Setup of onyx:
## attitude_estimation
module attitude_estimation(
    input clk,
    input reset,
    output SCLK,
    output MOSI,
    input  MISO_G,
    output SS_G,
    input  MISO_A,
    output SS_A,
    output [15:0] gyro_x,
    output [15:0] gyro_y,
    output [15:0] accl_x,
    output [15:0] accl_y,
    output [15:0] accl_z
    );
For scale: about 4600 cells after synthesis, about 230 flip-flops, about 88 I/O pins.
Settings: LEC_CHECK=0, ABC_AREA=0, CAP_MARGIN=20, CORE_MARGIN=2, CORE_UTILIZATION=58, GPL_ROUTABILITY_DRIVEN=1, GPL_TIMING_DRIVEN=1, MAX_ROUTING_LAYER=met4, SETUP_SLACK_MARGIN=2.38, SLEW_MARGIN=20, TNS_END_PERCENT=5; clock period 9.39 ns.
run.sh (not shown) runs the stock make flow with config.mk's settings and CLKGATE_MAP_FILE=.
Finished, but not clean: onyx, with negative setup slack.
[inputs] sierra vs onyx
- TNS_END_PERCENT: 5 -> 40
- SETUP_SLACK_MARGIN: 2.38 -> unset
- the clock period (ns, I/O delays scaled along): 9.39 -> 10.2
==> results <==
- Although it ran to completion, sierra produced a layout that fails the final checks because of negative setup slack.
- sierra and onyx ended up with nearly the same total number of clock tree sinks.
- On setup slack, onyx loses to sierra.
- Comparing sierra with onyx, the combinational power share came out essentially unchanged.
- Changes observed in sierra relative to onyx: pre-CTS setup slack went up 1360 ps, met1 track demand over resource in global routing went up 0.19 points, layout buffer count excluding clock buffers went down about 10%, utilization after layout went up 0.80 points.
- Total non-filler cell area in the finished layout came out higher on sierra than on onyx.
- Of sierra and onyx, it is sierra that has the lower arrival time at the worst endpoint.
The inputs of indigo differ from those of sierra as listed below.
- CORE_UTILIZATION now 70, was 58
- CORE_ASPECT_RATIO now 1.04, previously not set
- the clock period (ns, I/O delays scaled along) now 15.1, was 10.2
==> comparison <==
indigo went all the way through the flow, and no timing, DRC or antenna check failed.
| total area of multi-input combinational cells | higher: sierra |
Pin slew with the least headroom to its limit: indigo vs sierra down 71 ps
indigo vs. sierra: clock power fell by 38%, ratio of final minimum period to clock period lost 19 points, count of final setup violators down 49.
End of the critical path: preprocessor.Unit_Delay3_out1[10]$_SDFFE_PP0P_ -> indigo, preprocessor.Unit_Delay3_out1[3]$_SDFFE_PP0P_ -> sierra
Here is what was changed in the inputs of tundra compared with indigo.
- a deleted CORE_ASPECT_RATIO that had been 1.04
- a deleted MAX_ROUTING_LAYER that had been met4
- a deleted ABC_AREA that had been 0
- a deleted GPL_TIMING_DRIVEN that had been 1
- a change of CORE_UTILIZATION from 70 to 40
- a deleted TNS_END_PERCENT that had been 40
- a deleted GPL_ROUTABILITY_DRIVEN that had been 1
- a change of the clock period (ns, I/O delays scaled along) from 15.1 to 16.0
Findings:
indigo has lower total wirelength of the detailed-routed design than tundra. The area fraction of clock buffers and clock inverters of tundra exceeds that of indigo by 0.60 points. The final number of setup-violating endpoints was comparable across tundra and indigo. tundra has hold slack below what indigo had. The combinational cell fraction of total power was comparable across tundra and indigo. Reported for tundra and indigo, yosys-reported design area after synthesis turned out identical to the last digit.


== rev 12 ==
Starting RTL as in the previous note.
// attitude_estimation
module attitude_estimation(
    input clk,
    input reset,
    output SCLK,
    output MOSI,
    input  MISO_G,
    output SS_G,
    input  MISO_A,
    output SS_A,
    output [15:0] gyro_x,
    output [15:0] gyro_y,
    output [15:0] accl_x,
    output [15:0] accl_y,
    output [15:0] accl_z
    );
==> flow/config.mk <==
export PLATFORM = sky130hd
export DESIGN_NAME = attitude_estimation
export DESIGN_NICKNAME = attitude_estimation
export VERILOG_FILES = /design/flow/design.v
export SDC_FILE = /design/flow/constraint.sdc
export NUM_CORES = 4
export LEC_CHECK = 0
export CAP_MARGIN = 15
export CELL_PAD_IN_SITES_DETAIL_PLACEMENT = 1
export CELL_PAD_IN_SITES_GLOBAL_PLACEMENT = 1
export CORE_ASPECT_RATIO = 0.6
export CORE_MARGIN = 2
export CORE_UTILIZATION = 40
export GPL_ROUTABILITY_DRIVEN = 0
export PLACE_DENSITY = 0.87
export SLEW_MARGIN = 20
export TNS_END_PERCENT = 20
==> flow/constraint.sdc <==
create_clock -name core_clock -period 12.0 [get_ports {clk}]
set_input_delay 2.4000 -clock core_clock [delete_from_list [all_inputs] [get_ports {clk}]]
set_output_delay 2.4000 -clock core_clock [all_outputs]
set_load 0.01 [all_outputs]
Ran to the end and failed final checks on setup timing: rev 12.
#### Input delta (rev 13 over rev 12)
Settings: a deleted TNS_END_PERCENT that had been 20; a deleted GPL_ROUTABILITY_DRIVEN that had been 0; a deleted PLACE_DENSITY that had been 0.87; a deleted CORE_ASPECT_RATIO that had been 0.6; a change of CORE_UTILIZATION from 40 to 26; a deleted CELL_PAD_IN_SITES_GLOBAL_PLACEMENT that had been 1; a deleted CELL_PAD_IN_SITES_DETAIL_PLACEMENT that had been 1; a change of CAP_MARGIN from 15 to 20; a change of the clock period (ns, I/O delays scaled along) from 12.0 to 14.6.
Notes after the runs:
- Across rev 12 and rev 13, a clean result was obtained everywhere but in rev 12.
- Finished, but not clean: rev 12, with setup timing.
- Taking rev 12 as the reference, in rev 13 number of standard cells in the final layout excluding fillers increased by 6.4% relative to the old numbers; final worst-path setup slack increased by 2.94 ns relative to the old numbers; total placed cells including tap cells increased by 8.0% relative to the old numbers.


Starting RTL as in the previous note.
==> flow/design.v (excerpt) <==
module attitude_estimation(
    input clk,
    input reset,
    output SCLK,
    output MOSI,
    input  MISO_G,
    output SS_G,
    input  MISO_A,
    output SS_A,
    output [15:0] gyro_x,
    output [15:0] gyro_y,
    output [15:0] accl_x,
    output [15:0] accl_y,
    output [15:0] accl_z
    );
Settings: LEC_CHECK=0, CAP_MARGIN=15, CORE_MARGIN=2, CORE_UTILIZATION=72, PLACE_DENSITY=0.36, SLEW_MARGIN=20; clock period 10.8 ns.
The starting point ran to the end with violations: negative setup slack.
Then changed:
Settings changed: CAP_MARGIN 15 to 20, MAX_ROUTING_LAYER set to met4, PLACE_DENSITY 0.36 to not set, PLACE_DENSITY_LB_ADDON set to 0.0, SETUP_SLACK_MARGIN set to 3.21.
Outcome: The changed run never finished: it broke off in global routing; die area stays the same; synthesized area does not change; synthesized cell count is unchanged.
Then changed:
Settings changed: PLACE_DENSITY set to 0.35, PLACE_DENSITY_LB_ADDON 0.0 to not set, SETUP_SLACK_MARGIN 3.21 to 3.19.
The changed run never finished: it broke off in global routing on GRT-0232.
Die size is unchanged.
Area after synthesis does not change.
Synthesized cell count is unchanged.
Then changed:
Settings changed: CORE_UTILIZATION 72 to 40, MAX_ROUTING_LAYER met4 to not set, PLACE_DENSITY 0.35 to not set, SETUP_SLACK_MARGIN 3.19 to not set.
Clock period 10.8 ns to 25.0 ns, I/O delays scaled along.
Effect: The new run ran to the end with no violations; area after synthesis does not change; die size grows by about 80%; synthesized cell count is unchanged.
No activity file was given, so power comes from the tool's default toggle rates.
